===== design/flow/run.sh =====
#!/bin/bash
# the make line also repeats each setting of config.mk as NAME=value (left out here)
make -C /OpenROAD-flow-scripts/flow DESIGN_CONFIG=/design/flow/config.mk WORK_HOME=/design/flow/orfs CLKGATE_MAP_FILE= finish

===== design/flow/constraint.sdc =====
create_clock -name core_clock -period 4.45 [get_ports {clock}]
set_input_delay 0.8900 -clock core_clock [delete_from_list [all_inputs] [get_ports {clock}]]
set_output_delay 0.8900 -clock core_clock [all_outputs]
set_load 0.01 [all_outputs]

===== design/flow/config.mk =====
export PLATFORM = sky130hd
export DESIGN_NAME = Top
export DESIGN_NICKNAME = Top
export VERILOG_FILES = /design/flow/design.v
export SDC_FILE = /design/flow/constraint.sdc
export NUM_CORES = 4
export LEC_CHECK = 0
export CAP_MARGIN = 20
export CORE_MARGIN = 2
export CORE_UTILIZATION = 40
export SETUP_SLACK_MARGIN = 1.03
export SLEW_MARGIN = 20

===== design/flow/design.v =====
module mcs_bridge(
  input  [31:0] io_io_address,
  input         io_io_addr_strobe,
  input  [31:0] io_io_write_data,
  input         io_io_write_strobe,
  input  [3:0]  io_io_byte_enable,
  output [31:0] io_io_read_data,
  input         io_io_read_strobe,
  output        io_fp_video_cs,
                io_fp_mmio_cs,
                io_fp_write,
                io_fp_read,
  output [20:0] io_fp_addr,
  output [31:0] io_fp_wr_data,
  input  [31:0] io_fp_rd_data
);
  wire mcs_bridge_enable = io_io_address[31:24] == 8'hC0;
  assign io_io_read_data = io_fp_rd_data;
  assign io_fp_video_cs = mcs_bridge_enable & io_io_address[23];
  assign io_fp_mmio_cs = mcs_bridge_enable & ~(io_io_address[23]);
  assign io_fp_write = io_io_write_strobe;
  assign io_fp_read = io_io_read_strobe;
  assign io_fp_addr = io_io_address[22:2];
  assign io_fp_wr_data = io_io_write_data;
endmodule
module mmio_controller(
  input               io_fp_video_cs,
                      io_fp_mmio_cs,
                      io_fp_write,
                      io_fp_read,
  input  [20:0]       io_fp_addr,
  input  [31:0]       io_fp_wr_data,
  output [31:0]       io_fp_rd_data,
  output [63:0]       io_slot_cs,
  output [63:0][4:0]  io_slot_reg_addr,
  output [63:0][31:0] io_slot_write_data,
  output [63:0]       io_slot_write,
  input  [63:0][31:0] io_slot_read_data,
  output [63:0]       io_slot_read
);
  assign io_fp_rd_data = io_fp_read ? io_slot_read_data[io_fp_addr[10:5]] : 32'h0;
  assign io_slot_cs = io_fp_mmio_cs ? 64'h1 << io_fp_addr[10:5] : 64'h0;
  assign io_slot_reg_addr = {64{io_fp_addr[4:0]}};
  assign io_slot_write_data = {64{io_fp_wr_data}};
  assign io_slot_write = {64{io_fp_write}};
  assign io_slot_read = {64{io_fp_read}};
endmodule
module GPO(
  input                                          clock,
                                                 reset,
  input  [4:0]                                   slot_io_address,
  output [31:0]                                  slot_io_rd_data,
  input  [31:0]                                  slot_io_wr_data,
  input                                          slot_io_read,
                                                 slot_io_write,
                                                 slot_io_cs,
  output [15:0]                                  io
);
  reg [15:0] buf_gpo;
  always @(posedge clock) begin
    if (reset)
      buf_gpo <= 16'h0;
    else if (slot_io_write & slot_io_cs)
      buf_gpo <= slot_io_wr_data[15:0];
  end  
  assign slot_io_rd_data = {16'h0, buf_gpo};
  assign io = buf_gpo;
endmodule
module GPI(
  input         clock,
                reset,
  input  [4:0]  slot_io_address,
  output [31:0] slot_io_rd_data,
  input  [31:0] slot_io_wr_data,
  input         slot_io_read,
                slot_io_write,
                slot_io_cs,
  input  [15:0] io_data_in
);
  reg [31:0] buf_in;
  always @(posedge clock) begin
    if (reset)
      buf_in <= 32'h0;
    else
      buf_in <= {16'h0, io_data_in};
  end  
  assign slot_io_rd_data = buf_in;
endmodule
module timer(
  input         clock,
                reset,
  input  [4:0]  slot_io_address,
  output [31:0] slot_io_rd_data,
  input  [31:0] slot_io_wr_data,
  input         slot_io_read,
                slot_io_write,
                slot_io_cs
);
  reg [63:0] count;
  reg [31:0] config_reg;
  wire        wr_en = slot_io_write & slot_io_cs;
  always @(posedge clock) begin
    if (reset) begin
      count <= 64'h0;
      config_reg <= 32'h0;
    end
    else begin
      if (config_reg[0])
        count <= 64'h0;
      else if (wr_en & slot_io_address == 5'h1)
        count[31:0] <= slot_io_wr_data;
      else if (wr_en & slot_io_address == 5'h2)
        count[63:32] <= slot_io_wr_data;
      else if (config_reg[1])
        count <= count + 64'h1;
      if (slot_io_write & slot_io_cs & ~(|slot_io_address))
        config_reg <= slot_io_wr_data;
    end
  end  
  assign slot_io_rd_data =
    (|slot_io_address)
      ? (slot_io_address == 5'h1
           ? count[31:0]
           : slot_io_address == 5'h2 ? count[63:32] : 32'h0)
      : config_reg;
endmodule
module SevSegDisplay(
  input         clock,
                reset,
                io_enable_7seg,
  input  [31:0] io_display_data,
  output [7:0]  io_anode_select,
  output [6:0]  io_segs
);
  reg  [15:0]      anode_prescaler_c_value;
  reg  [2:0]       count;
  wire [7:0]       _GEN = io_enable_7seg ? ~(8'h1 << count) : 8'h1;
  wire [3:0]       digit =
    _GEN == 8'hFE
      ? io_display_data[3:0]
      : _GEN == 8'hFD
          ? io_display_data[7:4]
          : _GEN == 8'hFB
              ? io_display_data[11:8]
              : _GEN == 8'hF7
                  ? io_display_data[15:12]
                  : _GEN == 8'hEF
                      ? io_display_data[19:16]
                      : _GEN == 8'hDF
                          ? io_display_data[23:20]
                          : _GEN == 8'hBF
                              ? io_display_data[27:24]
                              : _GEN == 8'h7F ? io_display_data[31:28] : 4'h0;
  wire [6:0]       _GEN_0 = {3'h0, digit != 4'hE, 3'h6};
  wire [15:0][6:0] _GEN_1 =
    {{_GEN_0},
     {_GEN_0},
     {7'h21},
     {7'h46},
     {7'h3},
     {7'h8},
     {7'h10},
     {7'h0},
     {7'h78},
     {7'h2},
     {7'h12},
     {7'h19},
     {7'h30},
     {7'h24},
     {7'h79},
     {7'h40}};
  wire             anode_prescaler_wrap_wrap = anode_prescaler_c_value == 16'h9C3F;
  always @(posedge clock) begin
    if (reset) begin
      anode_prescaler_c_value <= 16'h0;
      count <= 3'h0;
    end
    else if (reset) begin
      anode_prescaler_c_value <= 16'h0;
      count <= 3'h0;
    end
    else begin
      if (io_enable_7seg) begin
        if (anode_prescaler_wrap_wrap)
          anode_prescaler_c_value <= 16'h0;
        else
          anode_prescaler_c_value <= anode_prescaler_c_value + 16'h1;
      end
      if (~reset & io_enable_7seg & anode_prescaler_wrap_wrap)
        count <= count + 3'h1;
    end
  end  
  assign io_anode_select = _GEN;
  assign io_segs = _GEN_1[digit];
endmodule
module SevSegDisplay_core(
  input                                                               clock,
                                                                      reset,
  input  [4:0]                                                        slot_io_address,
  output [31:0]                                                       slot_io_rd_data,
  input  [31:0]                                                       slot_io_wr_data,
  input                                                               slot_io_read,
                                                                      slot_io_write,
                                                                      slot_io_cs,
  output [14:0]                                                       io
);
  wire [7:0]  _seg7_io_anode_select;
  wire [6:0]  _seg7_io_segs;
  reg  [31:0] config_reg;
  wire        _GEN = slot_io_address == 5'h0;
  reg  [31:0] display_data;
  wire        _GEN_0 = slot_io_address == 5'h1;
  wire        wr_en = slot_io_write & slot_io_cs;
  always @(posedge clock) begin
    if (reset) begin
      config_reg <= 32'h0;
      display_data <= 32'h0;
    end
    else begin
      if (_GEN & wr_en)
        config_reg <= slot_io_wr_data;
      if (_GEN_0 & wr_en)
        display_data <= slot_io_wr_data;
    end
  end  
  SevSegDisplay seg7 (
    .clock           (clock),
    .reset           (reset),
    .io_enable_7seg  (config_reg[0]),
    .io_display_data (display_data),
    .io_anode_select (_seg7_io_anode_select),
    .io_segs         (_seg7_io_segs)
  );
  assign slot_io_rd_data = _GEN_0 ? display_data : _GEN ? config_reg : 32'h0;
  assign io = {_seg7_io_anode_select, _seg7_io_segs};
endmodule
module mmio_subsystem(
  input         clock,
                reset,
                io_fp_video_cs,
                io_fp_mmio_cs,
                io_fp_write,
                io_fp_read,
  input  [20:0] io_fp_addr,
  input  [31:0] io_fp_wr_data,
  output [31:0] io_fp_rd_data,
  input  [15:0] io_data_in,
  output [15:0] io_data_out,
  output [7:0]  io_anode_assert,
  output [6:0]  io_segs
);
  wire [31:0]       _sevenSegDisplay_slot_io_rd_data;
  wire [14:0]       _sevenSegDisplay_io;
  wire [31:0]       _timer_slot_io_rd_data;
  wire [31:0]       _gpi_slot_io_rd_data;
  wire [31:0]       _gpo_slot_io_rd_data;
  wire [15:0]       _gpo_io;
  wire [63:0]       _mmioController_io_slot_cs;
  wire [63:0][4:0]  _mmioController_io_slot_reg_addr;
  wire [63:0][31:0] _mmioController_io_slot_write_data;
  wire [63:0]       _mmioController_io_slot_write;
  wire [63:0]       _mmioController_io_slot_read;
  mmio_controller mmioController (
    .io_fp_video_cs     (io_fp_video_cs),
    .io_fp_mmio_cs      (io_fp_mmio_cs),
    .io_fp_write        (io_fp_write),
    .io_fp_read         (io_fp_read),
    .io_fp_addr         (io_fp_addr),
    .io_fp_wr_data      (io_fp_wr_data),
    .io_fp_rd_data      (io_fp_rd_data),
    .io_slot_cs         (_mmioController_io_slot_cs),
    .io_slot_reg_addr   (_mmioController_io_slot_reg_addr),
    .io_slot_write_data (_mmioController_io_slot_write_data),
    .io_slot_write      (_mmioController_io_slot_write),
    .io_slot_read_data
      ({{32'hFFFFFFFF},
        {32'hFFFFFFFF},
        {32'hFFFFFFFF},
        {32'hFFFFFFFF},
        {32'hFFFFFFFF},
        {32'hFFFFFFFF},
        {32'hFFFFFFFF},
        {32'hFFFFFFFF},
        {32'hFFFFFFFF},
        {32'hFFFFFFFF},
        {32'hFFFFFFFF},
        {32'hFFFFFFFF},
        {32'hFFFFFFFF},
        {32'hFFFFFFFF},
        {32'hFFFFFFFF},
        {32'hFFFFFFFF},
        {32'hFFFFFFFF},
        {32'hFFFFFFFF},
        {32'hFFFFFFFF},
        {32'hFFFFFFFF},
        {32'hFFFFFFFF},
        {32'hFFFFFFFF},
        {32'hFFFFFFFF},
        {32'hFFFFFFFF},
        {32'hFFFFFFFF},
        {32'hFFFFFFFF},
        {32'hFFFFFFFF},
        {32'hFFFFFFFF},
        {32'hFFFFFFFF},
        {32'hFFFFFFFF},
        {32'hFFFFFFFF},
        {32'hFFFFFFFF},
        {32'hFFFFFFFF},
        {32'hFFFFFFFF},
        {32'hFFFFFFFF},
        {32'hFFFFFFFF},
        {32'hFFFFFFFF},
        {32'hFFFFFFFF},
        {32'hFFFFFFFF},
        {32'hFFFFFFFF},
        {32'hFFFFFFFF},
        {32'hFFFFFFFF},
        {32'hFFFFFFFF},
        {32'hFFFFFFFF},
        {32'hFFFFFFFF},
        {32'hFFFFFFFF},
        {32'hFFFFFFFF},
        {32'hFFFFFFFF},
        {32'hFFFFFFFF},
        {32'hFFFFFFFF},
        {32'hFFFFFFFF},
        {32'hFFFFFFFF},
        {32'hFFFFFFFF},
        {32'hFFFFFFFF},
        {32'hFFFFFFFF},
        {32'hFFFFFFFF},
        {32'hFFFFFFFF},
        {32'hFFFFFFFF},
        {32'hFFFFFFFF},
        {32'hFFFFFFFF},
        {_sevenSegDisplay_slot_io_rd_data},
        {_timer_slot_io_rd_data},
        {_gpi_slot_io_rd_data},
        {_gpo_slot_io_rd_data}}),
    .io_slot_read       (_mmioController_io_slot_read)
  );
  GPO gpo (
    .clock           (clock),
    .reset           (reset),
    .slot_io_address (_mmioController_io_slot_reg_addr[6'h0]),
    .slot_io_rd_data (_gpo_slot_io_rd_data),
    .slot_io_wr_data (_mmioController_io_slot_write_data[6'h0]),
    .slot_io_read    (_mmioController_io_slot_read[0]),
    .slot_io_write   (_mmioController_io_slot_write[0]),
    .slot_io_cs      (_mmioController_io_slot_cs[0]),
    .io              (_gpo_io)
  );
  GPI gpi (
    .clock           (clock),
    .reset           (reset),
    .slot_io_address (_mmioController_io_slot_reg_addr[6'h1]),
    .slot_io_rd_data (_gpi_slot_io_rd_data),
    .slot_io_wr_data (_mmioController_io_slot_write_data[6'h1]),
    .slot_io_read    (_mmioController_io_slot_read[1]),
    .slot_io_write   (_mmioController_io_slot_write[1]),
    .slot_io_cs      (_mmioController_io_slot_cs[1]),
    .io_data_in      (io_data_in)
  );
  timer timer (
    .clock           (clock),
    .reset           (reset),
    .slot_io_address (_mmioController_io_slot_reg_addr[6'h2]),
    .slot_io_rd_data (_timer_slot_io_rd_data),
    .slot_io_wr_data (_mmioController_io_slot_write_data[6'h2]),
    .slot_io_read    (_mmioController_io_slot_read[2]),
    .slot_io_write   (_mmioController_io_slot_write[2]),
    .slot_io_cs      (_mmioController_io_slot_cs[2])
  );
  SevSegDisplay_core sevenSegDisplay (
    .clock           (clock),
    .reset           (reset),
    .slot_io_address (_mmioController_io_slot_reg_addr[6'h3]),
    .slot_io_rd_data (_sevenSegDisplay_slot_io_rd_data),
    .slot_io_wr_data (_mmioController_io_slot_write_data[6'h3]),
    .slot_io_read    (_mmioController_io_slot_read[3]),
    .slot_io_write   (_mmioController_io_slot_write[3]),
    .slot_io_cs      (_mmioController_io_slot_cs[3]),
    .io              (_sevenSegDisplay_io)
  );
  assign io_data_out = _gpo_io;
  assign io_anode_assert = _sevenSegDisplay_io[14:7];
  assign io_segs = _sevenSegDisplay_io[6:0];
endmodule
module Top(
  input         clock,
                reset,
  input  [31:0] io_address,
  input         io_addr_strobe,
  input  [31:0] io_write_data,
  input         io_write_strobe,
  input  [3:0]  io_byte_enable,
  input         io_read_strobe,
  output [31:0] io_read_data,
  input  [15:0] sw,
  output [15:0] led,
  output [7:0]  anode_assert,
  output [6:0]  segs
);
  wire [31:0] _mmioSubsystem_io_fp_rd_data;
  wire        _mcsBridge_io_fp_video_cs;
  wire        _mcsBridge_io_fp_mmio_cs;
  wire        _mcsBridge_io_fp_write;
  wire        _mcsBridge_io_fp_read;
  wire [20:0] _mcsBridge_io_fp_addr;
  wire [31:0] _mcsBridge_io_fp_wr_data;
  mcs_bridge mcsBridge (
    .io_io_address      (io_address),
    .io_io_addr_strobe  (io_addr_strobe),
    .io_io_write_data   (io_write_data),
    .io_io_write_strobe (io_write_strobe),
    .io_io_byte_enable  (io_byte_enable),
    .io_io_read_data    (io_read_data),
    .io_io_read_strobe  (io_read_strobe),
    .io_fp_video_cs     (_mcsBridge_io_fp_video_cs),
    .io_fp_mmio_cs      (_mcsBridge_io_fp_mmio_cs),
    .io_fp_write        (_mcsBridge_io_fp_write),
    .io_fp_read         (_mcsBridge_io_fp_read),
    .io_fp_addr         (_mcsBridge_io_fp_addr),
    .io_fp_wr_data      (_mcsBridge_io_fp_wr_data),
    .io_fp_rd_data      (_mmioSubsystem_io_fp_rd_data)
  );
  mmio_subsystem mmioSubsystem (
    .clock           (clock),
    .reset           (reset),
    .io_fp_video_cs  (_mcsBridge_io_fp_video_cs),
    .io_fp_mmio_cs   (_mcsBridge_io_fp_mmio_cs),
    .io_fp_write     (_mcsBridge_io_fp_write),
    .io_fp_read      (_mcsBridge_io_fp_read),
    .io_fp_addr      (_mcsBridge_io_fp_addr),
    .io_fp_wr_data   (_mcsBridge_io_fp_wr_data),
    .io_fp_rd_data   (_mmioSubsystem_io_fp_rd_data),
    .io_data_in      (sw),
    .io_data_out     (led),
    .io_anode_assert (anode_assert),
    .io_segs         (segs)
  );
endmodule

==> reports/notes.md, run 1 <==
The flow ran to the end and the layout has no timing, DRC or antenna violations. Listed in order, past its start point the critical path passes ha_4 -> ha_4 -> nor4b_4 -> o21ai_1 -> a31oi_1 -> a211oi_2 -> or3_4 -> buf_6 -> ha_4 -> inv_2 -> a21oi_2 -> mux2_4 -> buf_6. The overall power of the completed layout is 4170 uW, and the power in the clock group is 1950 uW. The worst slew margin relative to its limit came out at 0.373.

Part of the Yosys area used for sequential elements: 0.361. The largest net degree at the start of global routing is 59. The most critical setup path has its endpoint at segs[1]. The type of the worst min-delay path was reg2reg.

The script logs the mean routed wire length per placed instance as 21.4 um. The sequential share of power was 0.455. The synthesized-area fraction occupied by and/or/nand/nor cells works out to 0.287. With the top-area cell type share of the netlist area at 0.361, the hold buffer count at CTS is 0. The tools report the area of the core as 28800 um^2. The number of placement rows is 62. The critical path startpoint category was a flip-flop. The worst-case clock buffer depth came out at 3. TritonRoute reported its final design rule violation total as 0. The critical path runs through a total of 13 cells.

The CTS H-tree depth was 1; the clock period minus final worst setup slack was 4.27 ns. The power share of the clock group is 0.467, and the cell area after placement is 13600 um^2. The most frequently used cell type in the post-synthesis netlist was sky130_fd_sc_hd__nand2_1. The highest clock rate this design can be run at is 0.234 GHz.

The tools report the clock skew as 0.0109 ns. Number of setup violations in the final report: 0. With the portion of total power attributed to combinational logic at 0.078, the via count of the first global-routing pass is 11700. The logs give 5 for the count of TritonRoute iterations in the first routing pass and 0 for the number of maximum-capacitance violations. The run gives 5 for the highest fanout seen on the critical path. For this run, the slowest stage of the critical path takes 0.44 ns. The largest total area in the synthesized netlist belongs to sky130_fd_sc_hd__dfxtp_1.

The final route contains 12500 vias. The run gives 0 as the global-route congestion overflow total. The proportion of total power due to net switching was 0.239. Per the timing report, the most critical flop-to-flop path finishes at mmioSubsystem.timer.count[60]$_SDFFE_PP0P_. The total of buffers placed on input and output ports is 134. Kind of capture point of the worst setup path: an output port.

The first-pass GRT wire length is 68.9 mm, and the post-synthesis async set-or-reset flop share is 0. For this block, the initial DRC count from the detailed router was 1212. In the synthesized netlist, the cells that appear most often are sky130_fd_sc_hd__nand2_1, sky130_fd_sc_hd__dfxtp_1, sky130_fd_sc_hd__a21oi_1.

The data required time of the worst path was 3.56 ns. The run gives 15600 um^2 as the total non-filler cell area in the finished layout. Maximum ir drop on the vdd rail: 0.221 mV. With the detail-routed via count per cell at 5.93, the number of endpoints with negative hold slack in the final report is 0.

Category of cells accounting for the largest share of critical-path delay: simple AND/OR/NAND/NOR gates. Combinational power for this build is 326 uW. Start of the worst register-to-register path: mmioSubsystem.timer.count[0]$_SDFFE_PP0P_. The synthesized instance count is 1558.

The tools report the warning count from the yosys run as 5. The share of cell area taken by muxes after synthesis works out to 0.0370. In the setup report, the worst path falls into the class reg2out.

Wire segments on met2 add up to 21.2 mm in the final route. The final antenna diode count came out at 0. The width of the die is 175 um. Per the post-CTS timing run, clock transition at the registers of the reported paths is 0.06 ns. The endpoint of the worst hold path is reported as mmioSubsystem.sevenSegDisplay.config_reg[11]$_SDFFE_PP0P_. Average cell area after synthesis: 7.51 um^2. The slew at the pin closest to its max-slew limit works out to 0.932 ns.

The tools report the global-route usage over all layers as 0.285. The tightest hold path in the finished design has a slack of 0.450 ns. The number of pins exceeding their max-slew limit in the final report is 0, and the flip-flop and latch count after synthesis is 211. The tools report the worst endpoint data arrival time as 3.38 ns. The logs give 0.53 ns for the clock insertion delay at the later pin of the skew report and 1.62 ns for the worst reg-to-reg setup slack.

The worst hold path begins at mmioSubsystem.sevenSegDisplay.config_reg[11]$_SDFFE_PP0P_. The run gives 70 for the tally of unique sky130hd cells used after synthesis. The net count of the finished layout is 1817.

Looking at the group totals, the largest power group turns out to be clock. Number of synthesized flops with an enable pin: 0. For the wire length on met1, the log shows 19.4 mm.

Per the post-synthesis report, the nets total 1660. Looking at the cell usage after synthesis, the top flip-flop cell is sky130_fd_sc_hd__dfxtp_1. The tools report the routability congestion estimate from global placement as 0.908.

The number of fillers in the final layout was 2666. Setup repair after global routing could not meet its margin everywhere. The critical path's slowest stage uses the library cell sky130_fd_sc_hd__or3_4. CTS placed an instance of sky130_fd_sc_hd__clkbuf_16 at the clock tree root. The run gives 152 as the number of top-level design ports. The run gives 0.0344 for the xor/xnor cell area share of the yosys netlist. The chip area estimate from yosys synthesis came out at 11700 um^2. From bottom edge to top edge, the die measures 175 um.

The number of antenna violations at the first check in global routing is 0. Total cells reported by yosys after synthesis: 1558. The most prevalent standard cell on the critical path was sky130_fd_sc_hd__ha_4.

The internal power is 3170 uW. After detailed routing, no signal wire sits above met4. The total clock sinks is 211, and the worst hold path stage count is 2. Per the OpenROAD power report, switching power amounts to 998 uW. The part of the cycle the worst path needs was 0.959. According to the floorplan report, the total die area is 30600 um^2.

The layout overhead on the synthesized area works out to 33.2%. The run gives 45.3 mm for the post-detailed-routing wire length. For reference, the top logic cell family by area is simple AND/OR/NAND/NOR gates. TritonCTS built the clock tree. The standby leakage power was 0.00533 uW; the number of nets still failing antenna checks after routing was 0. In the post-synthesis netlist, the biggest area contributors are sky130_fd_sc_hd__dfxtp_1, sky130_fd_sc_hd__nand2_1, sky130_fd_sc_hd__a21oi_1.

Post-synthesis compound-gate area fraction: 0.220. The critical path starts at mmioSubsystem.sevenSegDisplay.seg7.count[1]$_SDFFE_PP0P_. The number of buffers and inverters on the critical path is 3. For the sum of met3 wire segment lengths after detailed routing, the log shows 2.83 mm.

The number of CTS-inserted buffers is 25. The area fraction in full adders, half adders and majority gates is 0.0139. The tools report the initial core utilization as 0.406. The logic depth of the worst register-to-register path was 7. The run gives 29.7 mm for the HPWL reported at the end of detailed placement. The run gives 268 nW/um^2 for the power density normalized to cell area. The synthesized netlist occupies a cell area of 11700 um^2. The stage logs contain a warning count of 54. The run gives 1900 uW for the power in sequential cells.
[through the flow]
stage | std cells | util | worst slack, ns | TNS (ns)
floorplan | 1558 | - | 0.973 | 0
finish | 2113 | 0.541 | 0.183 | 0
global placement | 2002 | 0.472 | -0.00457 | -0.00457
global route | 2113 | 0.541 | 0.0793 | 0
CTS | 2092 | 0.524 | 0.206 | 0
detailed placement | 2002 | 0.472 | 0.00164 | 0
[repair_timing]
item | 4_1_cts | 5_1_grt
setup endpoints to repair | 45 | 42
buffers inserted | 43 | 18
cloned | 6 | 3
gates resized | 287 | 88
pin swaps | 57 | 67
endpoints found under the hold margin | 0 | 0
[routing by layer]
layer / GRT usage / vias to the layer above
li1: - / 5868
met1: 0.392 / 6052
met2: 0.466 / 504
met3: 0.0279 / 108
met4: 0.100 / 0
met5: 0 / -
[layout make-up]
cell class	count	area, um^2	area share
clock buffer	37	741	0.0475
clock inverter	4	20.0	0.00128
inverter	18	72.6	0.00466
multi-input combinational	1206	7560	0.485
sequential	211	4240	0.272
tap	384	480	0.0308
timing repair buffer	253	2480	0.159
==> run 2: changes to the inputs <==
- ABC_AREA: default -> 1
- CAP_MARGIN: 20 -> 40
- CORE_UTILIZATION: 40 -> 72
- CTS_CLUSTER_DIAMETER: default -> 79
- PLACE_DENSITY: default -> 0.92
- SETUP_SLACK_MARGIN: 1.03 -> -0.1
- clock period: 4.45 -> 0.995 ns (I/O delays scaled with it)
==> run 2 against run 1 <==
Effect of this change: the flow now stops in 3_5_place_dp; die area shrank 39%; synthesized cell count grew 26%; area after synthesis grew 7.8%.
==> reports/notes.md, run 2 <==
By count the netlist is led by sky130_fd_sc_hd__nand2_1, sky130_fd_sc_hd__inv_1, sky130_fd_sc_hd__a21oi_1. The width of the die came out at 136 um. For reference, the top logic cell family by area is simple AND/OR/NAND/NOR gates. The post-synthesis async set-or-reset flop share is 0.

It got as far as 3_5_place_dp and failed there. The run gives 0.734 for the initial core utilization. The first error in the log reads "[ERROR DPL-0038] Utilization greater than 100%, impossible to legalize". The area fraction in full adders, half adders and majority gates is 0.0129. The Yosys step of the flow raised 5 warnings. The top-area cell type share of the netlist area is 0.335. The post-synth net total came out at 2067.

In this run the mean area of a mapped cell was 6.41 um^2. The die height is 136 um, and the chip area estimate from yosys synthesis is 12600 um^2. The run stopped with a tool error.

The run gives 48 for the number of placement rows. The area of the core came out at 17200 um^2. The total of buffers placed on input and output ports is 134.

The synthesized instance count is 1965. The logs give 12600 um^2 for the cell area after synthesis and 18600 um^2 for the total die size. By area the synthesized netlist is led by sky130_fd_sc_hd__dfxtp_1, sky130_fd_sc_hd__nand2_1, sky130_fd_sc_hd__inv_1. RePlAce ended its routability-driven mode at a weighted congestion of 1.18. The number of synthesized flops with an enable pin is 0. The post-synthesis compound-gate area fraction was 0.236; the flip-flop and latch count after synthesis was 211.

Per the Yosys statistics, synthesis produced 1965 cells. The tally of unique sky130hd cells used after synthesis was 43; the share of cell area taken by muxes after synthesis was 0. The part of the Yosys area used for sequential elements was 0.335; the synthesized-area fraction occupied by and/or/nand/nor cells was 0.275.

By instance count, the leading cell after synthesis is sky130_fd_sc_hd__nand2_1. The largest total area in the synthesized netlist belongs to sky130_fd_sc_hd__dfxtp_1. Xor/xnor cell area share of the yosys netlist: 0.0167. Post-synth the commonest register cell is sky130_fd_sc_hd__dfxtp_1. The number of top-level design ports is 152.
run 2: metrics by stage:
step / total power, uW / hold slack [ns] / area (um^2)
floorplan: 9340 / 0.306 / 13800
global placement: 10300 / 0.427 / 18400
==> run 3: changes to the inputs <==
- CAP_MARGIN: 40 -> 5
- CELL_PAD_IN_SITES_DETAIL_PLACEMENT: default -> 1
- CELL_PAD_IN_SITES_GLOBAL_PLACEMENT: default -> 1
- CORE_ASPECT_RATIO: default -> 1.06
- CORE_UTILIZATION: 72 -> 22
- CTS_CLUSTER_DIAMETER: 79 -> default
- HOLD_SLACK_MARGIN: default -> 0.2
- MAX_ROUTING_LAYER: default -> met5
- MIN_ROUTING_LAYER: default -> met1
- PLACE_DENSITY: 0.92 -> default
- PLACE_DENSITY_LB_ADDON: default -> 0.19
- SETUP_SLACK_MARGIN: -0.1 -> -0.09
- SLEW_MARGIN: 20 -> 40
- TNS_END_PERCENT: default -> 20
- clock period: 0.995 -> 3.82 ns (I/O delays scaled with it)
==> run 3 against run 2 <==
Effect of this change: the layout now fails its checks (negative setup slack); die area went up to 3.2 times the previous value; area after synthesis is the same; synthesized cell count stayed put.
==> reports/notes.md, run 3 <==
The pin closest to its max-slew limit shows a slew of 0.882 ns. Post-synthesis compound-gate area fraction: 0.236. Per the gpl log, the routability congestion estimate is 0.914. At the worst endpoint, the required time is 3.06 ns. The logs give 0.58 ns for the clock insertion delay at the later pin of the skew report and 2884 for the final non-filler cell total.

The run gives 47.1 mm for the HPWL reported at the end of detailed placement. The run gives 13 for the logic depth of the worst register-to-register path. The dominant cell type by area after synthesis is sky130_fd_sc_hd__dfxtp_1.

For hold timing, the worst endpoint is mmioSubsystem.timer.config_reg[17]$_SDFFE_PP0P_. For the number of antenna violations at the first check in global routing, the log shows 1. The cell family contributing the most delay on the critical path is buffers and inverters. The synthesis stats list as the most numerous cell sky130_fd_sc_hd__nand2_1. The run gives 0.06 ns for the clock slew seen by the registers of the worst setup and hold paths. The area fraction in full adders, half adders and majority gates works out to 0.0129. The total die size was 59200 um^2. STA lists the startpoint of the worst register-to-register path as mmioSubsystem.timer.count[0]$_SDFFE_PP0P_. For the area taken by multi-input logic gates, the log shows 7230 um^2. The sequential cells in the finished layout cover a total of 4240 um^2. In this run, distinct cell masters in the synthesized netlist total 43. The total number of vias was 14300. STA puts the critical path data arrival time at 3.25 ns. In the post-route report, total wirelength is listed as 61.3 mm.

The number of CTS-inserted buffers was 28; the part of the cycle the worst path needs was 1.05. In this run, the number of DRC markers left after iteration 0 of detailed routing was 1107. For reference, the critical path is launched at io_address[5]. The clock period minus final worst setup slack is 4.02 ns.

The share of the core filled with cells in the final layout was 0.295; the highest cell delay on the worst timing path was 0.59 ns. Summed over all cells, the static leakage comes to 0.00628 uW. Proportion of total power due to net switching: 0.249. OpenSTA lists the critical path endpoint as io_read_data[4]. The run gives 211 as the total clock sinks. The script reports the combined buffer and inverter count of the critical path as 5.

The power share of the clock group came out at 0.526. Per the detail_route report, DRC violations left total 0. The primary flip-flop cell chosen by synthesis mapping was sky130_fd_sc_hd__dfxtp_1.

Averaged over all synthesized cells, the footprint is 6.41 um^2. Walking the critical path from launch to capture passes 10 cell instances. The global-route usage over all layers was 0.203. For the worst setup slack after placement, the log shows -0.307 ns. The final timing report counts setup violations totalling 23. With the clock skew at 0.0161 ns, the cell area after synthesis is 12600 um^2.

Per the detail_route report, inserted antenna diodes total 0. The width of the die was 236 um. The run gives 14400 as the via count of the first global-routing pass. For the net switching power of the design, the log shows 1370 uW.

Setup repair after global routing could not meet its margin everywhere. The type of the worst min-delay path is reg2reg. The number of nets handed over by synthesis was 2067.

The run gives 2900 uW for the power in the clock group. For reference, the top cells by area after synthesis are sky130_fd_sc_hd__dfxtp_1, sky130_fd_sc_hd__nand2_1, sky130_fd_sc_hd__inv_1. The run gives 0 for the global-route congestion overflow total. After detailed routing, the average wire length per cell comes to 21.3 um. The timing report shows that the slowest cell on the worst path is sky130_fd_sc_hd__clkdlybuf4s50_1. With the worst hold path stage count at 2, the post-layout worst setup margin is -0.196 ns. Kind of capture point of the worst setup path: an output port. The tools report the synthesized instance count as 1965.

Counting along the longest clock path gives a buffer depth of 3. STA classifies the critical path startpoint as an input pin. Per the run report, area growth between synthesis and finish was 32.8%. Entering global routing, the biggest net connects 61 pins. The timing report gives the worst reg2reg path a setup slack of 1.12 ns.

The run gives 0.249 GHz for the maximum clock rate. The run finished, with violations left. The checks that failed were negative setup slack.

The smallest hold slack was 0.443 ns; the top-area cell type share of the netlist area was 0.335. The run gives 7101 for the number of fillers in the final layout. Power attributed to sequential cells is 2210 uW. The floorplan step defined a core boundary enclosing 56800 um^2. The tools report the part of the Yosys area used for sequential elements as 0.335.

The flip-flop and latch count after synthesis is 211, and the power dissipated in combinational cells is 396 uW. Looking at the group totals, the largest power group turns out to be clock. Yosys reports a chip area of 12600 um^2. The final layout net count came out at 2229.

Along the worst path, the maximum fanout reaches 18. The run gives 0.222 for the initial core utilization. The share of cell area taken by muxes after synthesis is 0.

The CTS root buffer was sky130_fd_sc_hd__clkbuf_16. TritonCTS built the clock tree. The tools report the number of nets still failing antenna checks after routing as 0.

The detailed placer reported the number of placed instances as 2816. Number of top-level design ports: 152. The cell that appears most often on the critical path is sky130_fd_sc_hd__clkdlybuf4s50_1.

Buffers placed on the I/O ports in this run total 134. The tools report the internal power as 4130 uW. The report puts the hold buffer count at CTS at 0. The type of the worst setup path is in2out. Yosys printed 5 warnings. Hold-check failures listed in the final report amount to 0. With the portion of total power attributed to combinational logic at 0.072, the count of TritonRoute iterations in the first routing pass is 5. In this run the power density over the cells is 329 nW/um^2. The first global-routing pass estimated 91.9 mm of wire. After synthesis, the design contains 1965 cells according to Yosys.

The worst slew margin relative to its limit came out at 0.410. The vertical die dimension reported for this design is 250 um. The tools report the sequential share of power as 0.402. The post-synthesis async set-or-reset flop share was 0; the number of placement rows was 90. The capture instance of the worst register-to-register path is mmioSubsystem.timer.count[34]$_SDFFE_PP0P_. The number of warnings the tools reported was 53.

The run reported a max-capacitance violation count of 0. For reference, the critical path cell chain is clkdlybuf4s50_1 -> or2_1 -> inv_2 -> nand3_1 -> buf_12 -> buf_4 -> o22ai_1 -> o221ai_1 -> a31oi_1 -> clkdlybuf4s50_1. The synthesized-area fraction occupied by and/or/nand/nor cells came out at 0.275.

The xor/xnor cell area share of the yosys netlist is 0.0167, and the detail-routed via count per cell is 4.94. The number of synthesized flops with an enable pin is 0. The launch point of the worst min-delay path is recorded as mmioSubsystem.timer.config_reg[17]$_SDFFE_PP0P_.

The maximum ir drop on the vdd rail came out at 0.341 mV. After synthesis, the most frequently instantiated cells are sky130_fd_sc_hd__nand2_1, sky130_fd_sc_hd__inv_1, sky130_fd_sc_hd__a21oi_1. The run gives -2.05 ns for the setup TNS after final layout.

The dominant kind of combinational cell is simple AND/OR/NAND/NOR gates. CTS H-tree depth: 1. The number of pins exceeding their max-slew limit in the final report is 0.
==> run 3: final cells by class <==
cell class,instances,area share
Tap cell,736,0.0550
Sequential cell,211,0.253
Clock buffer,35,0.0465
Multi-Input combinational cell,1346,0.432
Inverter,309,0.0703
Timing Repair Buffer,231,0.130
Clock inverter,16,0.0124
==> run 3: per-layer routing <==
metal,global-route usage,up-vias,part of all wire
met3,0.0260,106,0.042
li1,-,6907,-
met1,0.278,6914,0.48
met2,0.326,332,0.45
met5,0,-,0
met4,0.0707,0,0.038
==> run 3: per-stage QoR <==
stage / instance area, um^2 / total power, uW
5_1_grt: 16700 / 5670
3_5_place_dp: 15200 / 2660
6_report: 16700 / 5500
3_3_place_gp: 15200 / 2660
4_1_cts: 16400 / 5560
2_1_floorplan: 12600 / 2410
==> run 3: timing repair <==
item                                    4_1_cts  5_1_grt
gates cloned                                  1        0
buffers inserted                              4       12
pin swaps                                    13       29
hold endpoints to repair                      0        0
endpoints found under the setup margin       38       31
resized                                      82       73
==> run 4: changes to the inputs <==
- ABC_AREA: 1 -> default
- CAP_MARGIN: 5 -> 20
- CELL_PAD_IN_SITES_GLOBAL_PLACEMENT: 1 -> default
- CORE_ASPECT_RATIO: 1.06 -> 0.56
- CORE_UTILIZATION: 22 -> 71
- CTS_CLUSTER_DIAMETER: default -> 38
- CTS_CLUSTER_SIZE: default -> 45
- GPL_TIMING_DRIVEN: default -> 1
- HOLD_SLACK_MARGIN: 0.2 -> 0.27
- MAX_ROUTING_LAYER: met5 -> default
- SETUP_SLACK_MARGIN: -0.09 -> 0.77
- SLEW_MARGIN: 40 -> 20
- TNS_END_PERCENT: 20 -> default
- clock period: 3.82 -> 5.1 ns (I/O delays scaled with it)
==> run 4 against run 3 <==
Effect of this change: the flow now stops in 3_5_place_dp; synthesized cell count down 21%; die area down 70%; area after synthesis down 7.2%.
==> reports/notes.md, run 4 <==
The chip occupies 17600 um^2. The run gives 11700 um^2 for the cell area after synthesis. The run stopped with a tool error. The initial core utilization came out at 0.718. The run gives 0.287 for the synthesized-area fraction occupied by and/or/nand/nor cells.

The area fraction in full adders, half adders and majority gates was 0.0139. The share of cell area taken by muxes after synthesis works out to 0.0370. The number of top-level design ports was 152; the total of buffers placed on input and output ports was 134.

The die height came out at 100 um. The tools report the terminating stage of the flow as 3_5_place_dp. The width of the die was 176 um; the routability congestion estimate from global placement was 1.01.

The tool reported: "[ERROR DPL-0033] detailed placement checks failed during check placement". The primary flip-flop cell chosen by synthesis mapping is sky130_fd_sc_hd__dfxtp_1. The tools report the total cells reported by yosys after synthesis as 1558. The flip-flop and latch count after synthesis is 211, and the chip area estimate from yosys synthesis is 11700 um^2. Dominant kind of combinational cell: simple AND/OR/NAND/NOR gates. The initialized floorplan defines 35 standard-cell rows.

The post-synthesis async set-or-reset flop share was 0; the average cell area after synthesis was 7.51 um^2. The tools report the synthesized instance count as 1558. For the tally of unique sky130hd cells used after synthesis, the log shows 70. For this run the top cell type by instance count after synthesis was sky130_fd_sc_hd__nand2_1.

The number of synthesized flops with an enable pin is 0. The synthesis run shows the most used standard cells to be sky130_fd_sc_hd__nand2_1, sky130_fd_sc_hd__dfxtp_1, sky130_fd_sc_hd__a21oi_1. Ranked by total cell area, the synthesized netlist is headed by sky130_fd_sc_hd__dfxtp_1, sky130_fd_sc_hd__nand2_1, sky130_fd_sc_hd__a21oi_1. The top-area cell type share of the netlist area came out at 0.361.

The part of the Yosys area used for sequential elements is 0.361, and the area of the core is 16300 um^2. Dominant cell type by area after synthesis: sky130_fd_sc_hd__dfxtp_1. The run gives 5 for the warning count from the yosys run.

The run gives 1660 as the post-synth net total. With the post-synthesis compound-gate area fraction at 0.220, the xor/xnor cell area share of the yosys netlist is 0.0344.
-- run 4: stage by stage --
step | hold WS (ns) | worst slack (ns) | instances | total power [uW] | cell area [um^2]
2_1_floorplan | 0.432 | 0.820 | 1558 | 1790 | 11700
3_3_place_gp | 0.438 | 0.315 | 1829 | 1940 | 13200
==> run 5: changes to the inputs <==
- ABC_AREA: default -> 1
- CAP_MARGIN: 20 -> 5
- CELL_PAD_IN_SITES_GLOBAL_PLACEMENT: default -> 1
- CORE_ASPECT_RATIO: 0.56 -> 1.06
- CORE_UTILIZATION: 71 -> 38
- CTS_CLUSTER_DIAMETER: 38 -> default
- CTS_CLUSTER_SIZE: 45 -> default
- GPL_ROUTABILITY_DRIVEN: default -> 0
- GPL_TIMING_DRIVEN: 1 -> default
- HOLD_SLACK_MARGIN: 0.27 -> default
- MAX_ROUTING_LAYER: default -> met4
- PLACE_DENSITY_LB_ADDON: 0.19 -> default
- SETUP_SLACK_MARGIN: 0.77 -> default
- SLEW_MARGIN: 20 -> 35
- TNS_END_PERCENT: default -> 80
- clock period: 5.1 -> 2.8 ns (I/O delays scaled with it)
==> run 5 against run 4 <==
Effect of this change: the layout now fails its checks (negative setup slack); die area rose by 97%; synthesized cell count is 26% higher; area after synthesis up 7.8%.
==> reports/notes.md, run 5 <==
The worst hold path endpoint was mmioSubsystem.timer.config_reg[28]$_SDFFE_PP0P_. The power share of the clock group is 0.506. The start of the worst register-to-register path is mmioSubsystem.timer.count[28]$_SDFFE_PP0P_.

STA shows the worst reg2reg path with a cell count of 8. The run reported a max-capacitance violation count of 0. In this design, the critical path's most frequently occurring cell is sky130_fd_sc_hd__nand2_2.

The area fraction in full adders, half adders and majority gates works out to 0.0129. The initial core utilization is 0.387. The primary flip-flop cell chosen by synthesis mapping was sky130_fd_sc_hd__dfxtp_1. By count the netlist is led by sky130_fd_sc_hd__nand2_1, sky130_fd_sc_hd__inv_1, sky130_fd_sc_hd__a21oi_1.

STA classifies the critical path startpoint as a flip-flop. Counting tap cells, the placed design contains a total of 2543 instances. Data on the critical path is required at its endpoint by 2.24 ns. The worst setup path is of the reg2out kind.

For this block, the via count after detailed routing is 15100. In this run the layout overhead on the synthesized area is reported as 38.1%. The setup check on the worst reg-to-reg path leaves a slack of 0.23 ns.

After layout, the design draws a total of 7270 uW. The logs give -0.790 ns for the post-layout worst setup margin and 0.348 for the global-route usage over all layers. CTS saw 211 sinks. The power report lists the sequential group at 3010 uW. The maximum ir drop on the vdd rail was 0.496 mV; the detail-routed via count per cell was 5.76. The CTS H-tree depth came out at 1.

Per the post-synthesis report, the number of cells in the design is 1965. Looking at the worst setup and hold paths, the clock pins of their registers show a slew of 0.06 ns. Counting buffers and inverters, the worst setup path is 18 cells deep.

The report gives the cell count of the worst hold path as 2. For the clock group, total power comes out at 3680 uW. Total buffers and inverters traversed by the critical path: 6.

The run gives -5.51 ns for the setup TNS after final layout. The number of DRC markers in iteration 0 was 1387; the cell area after synthesis was 12600 um^2. CTS reports a maximum clock tree buffer depth of 3. After floorplanning, the core was divided into 68 placement rows. The run gives 0.335 for the part of the Yosys area used for sequential elements. The tools report the capture instance of the worst register-to-register path as mmioSubsystem.timer.count[56]$_SDFFE_PP0P_.

The clock reaches the later pin of the worst-skew pair after 0.54 ns. The most frequently used cell type in the post-synthesis netlist is sky130_fd_sc_hd__nand2_1. The post-synthesis compound-gate area fraction is 0.236, and the final layout net count is 2291. The internal power was 5470 uW.

Final antenna diode count: 0. The run gives 0.079 as the portion of total power attributed to combinational logic. Per the Yosys statistics, synthesis produced 1965 cells. In this run the remaining antenna-violating nets after routing total 0.

With the net switching power of the design at 1800 uW, the via count of the first global-routing pass is 15100. Counting the warning lines in the Yosys log gives 5. The finished layout holds 2628 standard cells, fillers aside. Per STA, the highest per-stage delay on the worst path measures 0.37 ns. Per the OpenROAD power report, leakage power amounts to 0.00668 uW. Endpoints with negative setup slack in the final report add up to 18. For reference, the final report shows the hold violation count at 0. Note, the detailed placer reported a final HPWL of 44.0 mm. The highest fanout seen on the critical path came out at 4. The chip area estimate from yosys synthesis was 12600 um^2; the number of CTS-inserted buffers was 26. The first global-routing pass estimated 90.3 mm of wire. The number of antenna violations at the first check in global routing came out at 0. Power dissipated in combinational cells: 573 uW.

The worst slew margin relative to its limit is 0.391, and the number of pins exceeding their max-slew limit in the final report is 0. The largest power group was clock. The run finished, with violations left.

With the flip-flop and latch count after synthesis at 211, the total die size is 34600 um^2. Type of the worst min-delay path: reg2reg. Per the detail_route report, routed wire per instance is 23.1 um. Smallest hold slack: 0.455 ns. The proportion of total power due to net switching came out at 0.247.

The slowest stage of the critical path is the sky130_fd_sc_hd__dfxtp_4 cell. Setup repair after global routing could not meet its margin everywhere. The most critical setup path has its startpoint at mmioSubsystem.sevenSegDisplay.seg7.count[0]$_SDFFE_PP0P_. The top-area cell type share of the netlist area is 0.335, and the number of warnings the tools reported is 55. The CTS root buffer is sky130_fd_sc_hd__clkbuf_16.

The run gives 3.03 ns as the worst endpoint data arrival time. TritonCTS built the clock tree. The xor/xnor cell area share of the yosys netlist is 0.0167, and the part of the cycle the worst path needs is 1.28. The synthesized-area fraction occupied by and/or/nand/nor cells works out to 0.275.

The dominant cell type by area after synthesis is sky130_fd_sc_hd__dfxtp_1. Yosys mapped a number of flops with a built-in enable equal to 0. The tools report the tally of unique sky130hd cells used after synthesis as 43. The pin closest to its max-slew limit shows a slew of 0.913 ns. By area the synthesized netlist is led by sky130_fd_sc_hd__dfxtp_1, sky130_fd_sc_hd__nand2_1, sky130_fd_sc_hd__inv_1. The maximum clock rate came out at 0.279 GHz. The run gives 191 um for the die height. In this run the count of I/O pins placed on the die edge is 152.

The checks that failed: negative setup slack. Per STA, the worst path is made up of buf_6 -> ha_4 -> nand2_4 -> nand3_4 -> nor2_4 -> buf_4 -> nand2_2 -> buf_4 -> nor2_1 -> nor2_4 -> buf_12 -> ha_4 -> inv_2 -> nand4_1 -> nand2_1 -> nand2_2 -> nand2_2 -> buf_6. The width of the die was 181 um; the global-route congestion overflow total was 0. After layout, the minimum clock period comes to 3.59 ns. Once layout is done, the placed cells without fillers occupy 17400 um^2. The run gives 32600 um^2 as the area of the core. The total of buffers placed on input and output ports is 134. The share of cell area taken by muxes after synthesis is 0. The hold path startpoint was mmioSubsystem.timer.config_reg[28]$_SDFFE_PP0P_. Each instance of the synthesized netlist takes up on average 6.41 um^2.

After layout, the setup clock skew is reported as 0.00657 ns. The category of cells accounting for the largest share of critical-path delay is simple AND/OR/NAND/NOR gates. The critical path endpoint is segs[3]. The post-synthesis async set-or-reset flop share was 0. Grouping non-sequential cells by family puts the most area in simple AND/OR/NAND/NOR gates. The kind of capture point of the worst setup path is an output port.

TritonRoute reported its final design rule violation total as 0. In this run the power density over the cells is 417 nW/um^2. The pre-antenna-repair detailed-routing pass consisted of 5 iterations.

With the post-detailed-routing wire length at 60.7 mm, the cell area after placement is 15300 um^2. At floorplan, the net count of the design was reported as 2067. Hold buffer count at CTS: 0. The sequential share of power was 0.415. Entering global routing, the biggest net connects 50 pins.
-- run 5: timing repair --
| item | in CTS | in global routing |
|---|---|---|
| pin swaps | 44 | 55 |
| setup buffers | 21 | 14 |
| cloned | 3 | 3 |
| endpoints found under the setup margin | 40 | 40 |
| resized | 278 | 125 |
-- run 5: stage by stage --
stage           util  worst slack, ns
2_1_floorplan      -          0.00729
3_3_place_gp   0.469           -0.769
3_5_place_dp   0.469           -0.760
4_1_cts        0.520           -0.654
5_1_grt        0.534           -0.888
6_report       0.534           -0.790
-- run 5: layer usage --
metal,up-vias,track usage,wire length [um]
met3,138,0.0511,3970
met1,7392,0.447,26200
met2,586,0.558,28000
met4,0,0.124,2460
met5,-,-,0
li1,7015,-,-
-- run 5: cell type report --
| cell class | count | area (um^2) |
|---|---|---|
| Tap cell | 420 | 526 |
| Fill cell | 4180 | 15200 |
| Sequential cell | 211 | 4230 |
| Multi-Input combinational cell | 1346 | 7730 |
| Clock buffer | 36 | 749 |
| Clock inverter | 11 | 160 |
| Timing Repair Buffer | 295 | 2830 |
| Inverter | 309 | 1180 |
==> run 6: changes to the inputs <==
- ABC_AREA: 1 -> 0
- CAP_MARGIN: 5 -> 20
- CELL_PAD_IN_SITES_DETAIL_PLACEMENT: 1 -> default
- CELL_PAD_IN_SITES_GLOBAL_PLACEMENT: 1 -> default
- CORE_ASPECT_RATIO: 1.06 -> 1.6
- CORE_MARGIN: 2 -> 7
- CORE_UTILIZATION: 38 -> 33
- CTS_CLUSTER_DIAMETER: default -> 372
- GPL_ROUTABILITY_DRIVEN: 0 -> default
- MAX_ROUTING_LAYER: met4 -> default
- MIN_ROUTING_LAYER: met1 -> default
- PLACE_DENSITY: default -> 0.85
- SETUP_SLACK_MARGIN: default -> -0.29
- SLEW_MARGIN: 35 -> 0
- TNS_END_PERCENT: 80 -> default
- clock period: 2.8 -> 6.45 ns (I/O delays scaled with it)
==> run 6 against run 5 <==
Effect of this change: sequential cell count is the same; now clean on timing, DRC and antenna; critical endpoint is now segs[1]; clock power down 66%; design area down 19%; clock-buffer cell count decreased by 10.
==> reports/notes.md, run 6 <==
The logs give a warning total of 51. The script logs the ratio of routed vias to standard cells as 5.95. The CTS root buffer is sky130_fd_sc_hd__clkbuf_16. The routed layout has 12400 vias. The type of the worst setup path was reg2out.

The run gives 207 uW as the power dissipated in combinational cells. The total buffers and inverters traversed by the critical path was 4. The run gives 0.452 for the power share of the clock group. With the sequential share of power at 0.474, the logic depth of the worst register-to-register path is 7. The synthesis stats list as the most numerous cell sky130_fd_sc_hd__nand2_1. The number of cells on the worst hold path is listed as 2. Most prevalent standard cell on the critical path: sky130_fd_sc_hd__inv_1. The routed layout reports a DRC error count of 0. Post-layout worst setup margin: 0.338 ns. The width of the die works out to 163 um.

Yosys attributes the largest share of cell area to sky130_fd_sc_hd__dfxtp_1, sky130_fd_sc_hd__nand2_1, sky130_fd_sc_hd__a21oi_1. Once iteration 0 of detailed routing completed, the report listed 1429 DRC markers. Sequential cells consume a total of 1310 uW. The number of placed cells counting well taps was 2037.

After synthesis, the largest family of logic cells by area is simple AND/OR/NAND/NOR gates. The slowest library cell on the worst path is sky130_fd_sc_hd__nor4b_2. Standby leakage power: 0.00461 uW. The run gives 0.334 as the initial core utilization. The power in the clock group came out at 1250 uW.

The tools report the kind of capture point of the worst setup path as an output port. The logs give 0 for the number of post-CTS setup repair buffers and 0 for the number of setup violations in the final report. The die is 252 um tall. For this run, the slowest stage of the critical path takes 0.63 ns. The synthesized instance count is 1558, and the post-synthesis async set-or-reset flop share is 0. Note that the worst hold path type here is reg2reg.

The tools report the worst hold path endpoint as mmioSubsystem.sevenSegDisplay.config_reg[4]$_SDFFE_PP0P_. Clock skew on the completed layout was measured at 0.0240 ns. The run gives 5.16 ns as the data required time of the worst path.

After the last flow step, the layout net total stands at 1719. After synthesis, the most frequently instantiated cells are sky130_fd_sc_hd__nand2_1, sky130_fd_sc_hd__dfxtp_1, sky130_fd_sc_hd__a21oi_1. The overall power of the completed layout is 2770 uW, and the net switching power of the design is 669 uW.

The run gives 5 for the warning count from the yosys run. Dominant cell type by area after synthesis: sky130_fd_sc_hd__dfxtp_1. The first global-routing pass estimated 66.6 mm of wire.

The clock tree has to reach 211 sinks. The average cell area after synthesis is 7.51 um^2. STA lists the endpoint of the worst register-to-register path as mmioSubsystem.timer.count[57]$_SDFFE_PP0P_. The global-route usage over all layers is 0.202. Number of nets still failing antenna checks after routing: 0. TritonCTS built the clock tree. The worst reg-to-reg setup slack is 3.49 ns. The critical path startpoint category was a flip-flop. The run gives 20.2% for the layout overhead on the synthesized area.

STA on the placed design reports a worst setup slack of 0.533 ns. Counting every net in the synthesized netlist gives 1660. The logs give 0.152 mV for the maximum ir drop on the vdd rail and 0.284 for the worst slew margin relative to its limit.

The power density normalized to cell area is 197 nW/um^2, and the CTS H-tree depth is 1. After synthesis, the netlist uses 70 different library cells. Counting flops with a built-in enable in the synthesized netlist gives 0. The run finished with no timing, DRC or antenna violations.

The logs give 0 for the number of pins exceeding their max-slew limit in the final report and 0.361 for the part of the Yosys area used for sequential elements. The number of CTS-inserted buffers is 20, and the number of placement rows is 87. The internal power is 2100 uW.

In this run the worst setup path begins at mmioSubsystem.sevenSegDisplay.seg7.count[2]$_SDFFE_PP0P_. The area of the core was 35100 um^2; the total of buffers placed on input and output ports was 134. The post-synth register bit count is 211. Setup repair after global routing left no endpoint under its margin. The share of cell area taken by muxes after synthesis is 0.0370. After global routing the overflow that remains totals 0. The worst endpoint data arrival time is 4.82 ns, and the clock slew seen by the registers of the worst setup and hold paths is 0.07 ns.

The run gives 0.361 for the top-area cell type share of the netlist area. The cell depth of the worst setup path was 13; the xor/xnor cell area share of the yosys netlist was 0.0344. The later pin in the worst-skew pair is clocked with a latency of 0.53 ns.

Per the OpenROAD floorplan log, the area of the die is 41100 um^2. The HPWL after detailed placement is 31.6 mm. The startpoint identified for the worst register-to-register timing path is mmioSubsystem.timer.count[35]$_SDFFE_PP0P_. With the cell area after synthesis at 11700 um^2, the portion of total power attributed to combinational logic is 0.075. The part of the cycle the worst path needs was 0.948.

Traced cell by cell, the critical path runs through inv_1 -> ha_1 -> nor4b_2 -> nand3_1 -> nand3_1 -> nor3_1 -> o32ai_2 -> inv_1 -> ha_1 -> inv_1 -> a21oi_1 -> mux2_2 -> clkdlybuf4s50_1. The number of maximum-capacitance violations was 0. The critical path endpoint is segs[1].

Looking at hold timing, the worst path starts from mmioSubsystem.sevenSegDisplay.config_reg[4]$_SDFFE_PP0P_. With the post-synthesis compound-gate area fraction at 0.220, the maximum clock rate is 0.164 GHz. Entering global routing, the biggest net connects 73 pins.

Largest power group: sequential cells. With the final non-filler cell total at 2076, the final antenna diode count is 0. The first TritonRoute pass finished after 6 iterations. The worst-case clock buffer depth was 3.

With the chip area estimate from yosys synthesis at 11700 um^2, the post-detailed-routing wire length is 44.0 mm. In the synthesized netlist the dominant register cell turns out to be sky130_fd_sc_hd__dfxtp_1. The post-detailed-route wirelength per cell is 21.2 um. Synthesized-area fraction occupied by and/or/nand/nor cells: 0.287. Category of cells accounting for the largest share of critical-path delay: simple AND/OR/NAND/NOR gates.

The slew at the pin closest to its max-slew limit works out to 1.07 ns. Per the final timing report, the hold violations number 0. For the routability congestion estimate from global placement, the log shows 0.981. The clock period minus final worst setup slack is 6.11 ns. In the Yosys report the total cell count is 1558. The number of top-level design ports is 152, and the proportion of total power due to net switching is 0.242.

The via count of the first global-routing pass is 12100, and the highest fanout seen on the critical path is 15. The tools report the number of antenna violations at the first check in global routing as 0. The run gives 0.0139 for the area fraction in full adders, half adders and majority gates.
run 6: layout make-up:
cell class	count	area (um^2)
Fill cell	3495	21000
Multi-Input combinational cell	1206	6960
Sequential cell	211	4220
Timing Repair Buffer	160	1570
Clock buffer	26	563
Tap cell	445	557
Clock inverter	10	118
Inverter	18	67.6
run 6: what timing repair did:
item	CTS	global route
hold buffers	0	0
setup endpoints to repair	0	2
gates resized	0	1
run 6: per-layer routing:
layer | routed length [um] | global-route usage | vias up
li1 | - | - | 5647
met1 | 15600 | 0.221 | 5782
met2 | 21500 | 0.349 | 715
met3 | 3540 | 0.0334 | 206
met4 | 3400 | 0.148 | 0
met5 | 0 | 0 | -
run 6: metrics by stage:
step / instance area (um^2) / hold WS, ns / setup TNS [ns] / util
6_report: 14100 / 0.450 / 0 / 0.401
2_1_floorplan: 11700 / 0.432 / 0 / -
4_1_cts: 14000 / 0.453 / -0.0159 / 0.400
3_5_place_dp: 13300 / 0.444 / 0 / 0.381
3_3_place_gp: 13300 / 0.438 / 0 / 0.380
5_1_grt: 14100 / 0.471 / 0 / 0.401
==> run 7: changes to the inputs <==
- ABC_AREA: 0 -> 1
- CELL_PAD_IN_SITES_GLOBAL_PLACEMENT: default -> 1
- CORE_ASPECT_RATIO: 1.6 -> default
- CORE_MARGIN: 7 -> 2
- CORE_UTILIZATION: 33 -> 56
- CTS_CLUSTER_DIAMETER: 372 -> 270
- CTS_CLUSTER_SIZE: default -> 99
- MAX_ROUTING_LAYER: default -> met5
- MIN_ROUTING_LAYER: default -> met1
- PLACE_DENSITY: 0.85 -> default
- PLACE_DENSITY_LB_ADDON: default -> 0.19
- SETUP_SLACK_MARGIN: -0.29 -> default
- SLEW_MARGIN: 0 -> 20
- TNS_END_PERCENT: default -> 5
- clock period: 6.45 -> 3.82 ns (I/O delays scaled with it)
==> run 7 against run 6 <==
Effect of this change: the run now fails in 3_3_place_gp; synthesized cell count increased by 26%; die area down 42%; area after synthesis is 7.8% higher.
==> reports/notes.md, run 7 <==
In the post-synthesis netlist, the cell with the most instances is sky130_fd_sc_hd__nand2_1. The run gives 22000 um^2 as the area of the core. The run gives 0.574 as the initial core utilization. With the post-synthesis compound-gate area fraction at 0.236, the post-synth net total is 2067.

For this design the top-level I/O count stands at 152. The main area contributors are sky130_fd_sc_hd__dfxtp_1, sky130_fd_sc_hd__nand2_1, sky130_fd_sc_hd__inv_1. The mapped netlist covers 12600 um^2. The flow did not finish. Per the post-synthesis report, the number of cells in the design is 1965. The top-area cell type share of the netlist area is 0.335.

The post-synthesis async set-or-reset flop share came out at 0. Counting distinct cell types in the post-synthesis netlist gives 43. Yosys stat counts 1965 cells in the synthesized netlist. The flip-flop and latch count after synthesis is 211, and the area fraction in full adders, half adders and majority gates is 0.0129. The synthesized-area fraction occupied by and/or/nand/nor cells is 0.275, and the number of synthesized flops with an enable pin is 0. Xor/xnor cell area share of the yosys netlist: 0.0167. The chip area estimate from yosys synthesis is 12600 um^2. For reference, the placement row count at floorplan is 54. The total die size was 23700 um^2; the part of the Yosys area used for sequential elements was 0.335. Yosys reports that the most numerous cell types are sky130_fd_sc_hd__nand2_1, sky130_fd_sc_hd__inv_1, sky130_fd_sc_hd__a21oi_1.

Die height: 154 um. By area, the combinational part of the netlist is dominated by simple AND/OR/NAND/NOR gates. The first error in the log reads "[ERROR FLW-0024] Place density exceeds 1.0 (current PLACE_DENSITY_LB_ADDON =  0.19). Please check if the value of  PLACE_DENSITY_LB_ADDON is between 0 and 0.99". The synthesis log from Yosys contains 5 warnings.

The primary flip-flop cell chosen by synthesis mapping is sky130_fd_sc_hd__dfxtp_1. A synthesized cell averages 6.41 um^2. The share of cell area taken by muxes after synthesis is 0. The dominant cell type by area after synthesis was sky130_fd_sc_hd__dfxtp_1. The width of the die came out at 154 um.

Per the run summary, the flow got no further than 3_3_place_gp.
==> run 8: changes to the inputs <==
- ABC_AREA: 1 -> default
- CELL_PAD_IN_SITES_DETAIL_PLACEMENT: default -> 1
- CORE_ASPECT_RATIO: default -> 1.06
- CORE_UTILIZATION: 56 -> 22
- CTS_CLUSTER_DIAMETER: 270 -> default
- CTS_CLUSTER_SIZE: 99 -> default
- MIN_ROUTING_LAYER: met1 -> met2
- SLEW_MARGIN: 20 -> 40
- TNS_END_PERCENT: 5 -> default
==> run 8 against run 7 <==
Effect of this change: now fails the layout checks on negative setup slack; area after synthesis fell by 7.2%; synthesized cell count fell by 21%; die area rose by 130%.
==> reports/notes.md, run 8 <==
Per the post-synthesis report, the number of cells in the design is 1558. STA classifies the critical path endpoint as an output port. The tools report the tally of unique sky130hd cells used after synthesis as 70.

The type of the worst min-delay path was reg2reg. The synthesized-area fraction occupied by and/or/nand/nor cells was 0.287. In the power breakdown, the internal column shows 3970 uW. The number of antenna violations at the first check in global routing came out at 0. The post-layout worst setup margin is -0.370 ns, and the part of the cycle the worst path needs is 1.10.

The global-route congestion overflow total was 0. The run gives 0.809 ns for the slew at the pin closest to its max-slew limit. With the routability congestion estimate from global placement at 0.891, the clock period minus final worst setup slack is 4.19 ns. For the total die size, the log shows 55000 um^2. The logs give 0.301 for the global-route usage over all layers and 152 for the number of top-level design ports. The met3 usage was 0.416.

The primary flip-flop cell chosen by synthesis mapping is sky130_fd_sc_hd__dfxtp_1. The number of placement rows was 87. The tools report the net switching power of the design as 1430 uW. The run gives 79 for the largest net degree at the start of global routing. The worst setup path is launched from a flip-flop.

The worst slew margin relative to its limit came out at 0.458. Per the OpenROAD timing report, the critical path contains 14 cells. The via count of the first global-routing pass is 19100. Initial core utilization: 0.221. The number of CTS-inserted buffers came out at 28.

Among all stages on the critical path, the largest delay is contributed by sky130_fd_sc_hd__or3b_4. The number of synthesized flops with an enable pin was 0; the data required time of the worst path was 3.06 ns. Type of the worst setup path: reg2out. Per report_power, the Combinational row totals 403 uW.

With the post-synthesis async set-or-reset flop share at 0, the post-detailed-route wirelength per cell is 22.6 um. The die is 228 um wide. Ranked by power, first place goes to clock. For the number of DRC markers in iteration 0, the log shows 2421. The number of fillers in the final layout came out at 6361.

The die is 241 um tall. Setup repair after global routing could not meet its margin everywhere. The top-area cell type share of the netlist area came out at 0.361.

The tools report the hold path startpoint as mmioSubsystem.sevenSegDisplay.config_reg[26]$_SDFFE_PP0P_. The run gives 5 as the warning count from the yosys run. Looking at the gate-level netlist, the highest instance count belongs to sky130_fd_sc_hd__nand2_1.

The logic depth of the worst register-to-register path is 7. Using the TritonRoute via totals, the vias-per-cell ratio works out to 6.94. In this run the tools logged warnings totalling 53.

Between the synthesized netlist and the finished layout, the area growth was recorded as 36.9%. For the share of the core filled with cells in the final layout, the log shows 0.303. Area of the core: 52900 um^2. The dominant cell type by area after synthesis is sky130_fd_sc_hd__dfxtp_1. The data arrival time reported for the critical path is 3.43 ns. Per the detail_route report, the via count comes to 17200. The busiest layer in global routing is met3. The area fraction in full adders, half adders and majority gates came out at 0.0139. Per the CTS log, the buffer count on the longest clock path is 3. The run finished, with violations left. The leakage power in the latest report is 0.00548 uW. The largest single stage delay on the critical path is 0.35 ns. Counting both buffers and inverters, the worst setup path holds a total of 5.

The DRC violations left is 0, and the cell area after synthesis is 11700 um^2. Share of cell area taken by muxes after synthesis: 0.0370. Broken down by cell family, the worst path's largest delay share belongs to AND-OR/OR-AND gates. Counting instances in the post-synthesis netlist gives the leading cell types as sky130_fd_sc_hd__nand2_1, sky130_fd_sc_hd__dfxtp_1, sky130_fd_sc_hd__a21oi_1.

Among the non-sequential cells, simple AND/OR/NAND/NOR gates take the most area. On the worst setup and hold paths after CTS, the clock-pin slew comes to 0.07 ns. The post-synthesis compound-gate area fraction was 0.220.

Looking at the critical path, the highest net fanout was 6. The number of nets handed over by synthesis was 1660. The stat command in Yosys gives a chip area of 11700 um^2. Total cells reported by yosys after synthesis: 1558. The first global-routing pass estimated 82.9 mm of wire. Across the run, the number of max-cap violations was 0.

For the power in sequential cells, the log shows 2210 uW. The logs give 38.9 mm for the HPWL reported at the end of detailed placement and 0 for the met1 routing resource usage after global routing. The setup check on the worst reg-to-reg path leaves a slack of 0.86 ns.

In this run the worst setup path terminates at segs[4]. The logs give 0 for the number of endpoints with negative hold slack in the final report and 211 for the total clock sinks. The xor/xnor cell area share of the yosys netlist is 0.0344, and the hold buffer count at CTS is 0. VDD sags by at most 0.250 mV.

Static timing analysis puts the maximum clock frequency at 0.239 GHz. The root buffer cell chosen for the clock tree is sky130_fd_sc_hd__clkbuf_16. Nets still carrying antenna violations after routing amount to 0. By area the synthesized netlist is led by sky130_fd_sc_hd__dfxtp_1, sky130_fd_sc_hd__nand2_1, sky130_fd_sc_hd__a21oi_1. TritonCTS built the clock tree. For this run, the post-layout net count is 1841. CTS H-tree depth: 1. In this run the critical register-to-register path is launched from mmioSubsystem.timer.count[35]$_SDFFE_PP0P_. In this run the layout check failures are negative setup slack.

Dividing the synthesized area by the synthesized cell count gives 7.51 um^2. The worst hold path endpoint is mmioSubsystem.sevenSegDisplay.config_reg[26]$_SDFFE_PP0P_. The post-detailed-routing wire length is 55.9 mm, and the portion of total power attributed to combinational logic is 0.075. The area taken by multi-input logic gates is 7360 um^2, and the count of TritonRoute iterations in the first routing pass is 5. Summed over the clock group, the power is 2780 uW.

Synthesis inferred 211 register bits. As reported, the later end of the worst-skew pair has a clock insertion delay of 0.58 ns. The most critical setup path has its startpoint at mmioSubsystem.sevenSegDisplay.seg7.count[1]$_SDFFE_PP0P_. Counting instances, the worst hold path has a depth of 2. The run gives 0.361 for the part of the Yosys area used for sequential elements. With the proportion of total power due to net switching at 0.265, the sequential share of power is 0.410. Total power normalized to cell area comes to 337 nW/um^2. Endpoints with negative setup slack in the final report add up to 7. The logs give 4230 um^2 for the area used by sequential logic in the layout and 0.356 for the routing usage on met2. The critical path goes through buf_6 -> buf_4 -> ha_4 -> buf_4 -> nor2b_1 -> a32o_1 -> a32o_2 -> nor3_4 -> o32ai_4 -> buf_4 -> ha_4 -> or3b_4 -> o211ai_1 -> buf_2.

The final timing report lists a max-slew violation count of 0. The capture instance of the worst register-to-register path is mmioSubsystem.timer.count[60]$_SDFFE_PP0P_. The placement report lists the number of port buffers as 134. For the final database, setup skew stands at 0.00962 ns. Per STA, the library cell used most along the worst path is sky130_fd_sc_hd__buf_4. The power share of the clock group was 0.515. Worst setup slack after placement: -0.469 ns.
run 8: layout make-up:
cell class / instances / share of cell area
Sequential cell: 211 / 0.264
Clock inverter: 8 / 0.00438
Inverter: 18 / 0.00453
Multi-Input combinational cell: 1206 / 0.460
Clock buffer: 43 / 0.0536
Timing Repair Buffer: 274 / 0.158
Antenna cell: 1 / 0.000156
Tap cell: 712 / 0.0556
run 8: layer usage:
metal | part of all wire | up-vias | wire length [um]
li1 | - | 5869 | -
met1 | 0 | 5893 | 0
met2 | 0.49 | 5015 | 27600
met3 | 0.44 | 355 | 24300
met4 | 0.061 | 22 | 3430
met5 | 0.0080 | - | 445
run 8: through the flow:
stage	hold WS [ns]	power, uW	cell area (um^2)	cells	setup TNS, ns
finish	0.452	5400	16000	2473	-2.22
global route	0.473	5540	16000	2472	-3.25
CTS	0.453	5370	15900	2466	-2.00
detailed placement	0.444	2660	14500	2396	-14.15
global placement	0.437	2660	14500	2396	-13.92
floorplan	0.432	2400	11700	1558	0
run 8: timing repair:
item	4_1_cts	5_1_grt
resized	175	25
endpoints found under the setup margin	39	26
buffers inserted	18	6
pin swaps	33	16
cloned	1	0
Power figures rest on the tool's default switching activity, not on a simulated workload.
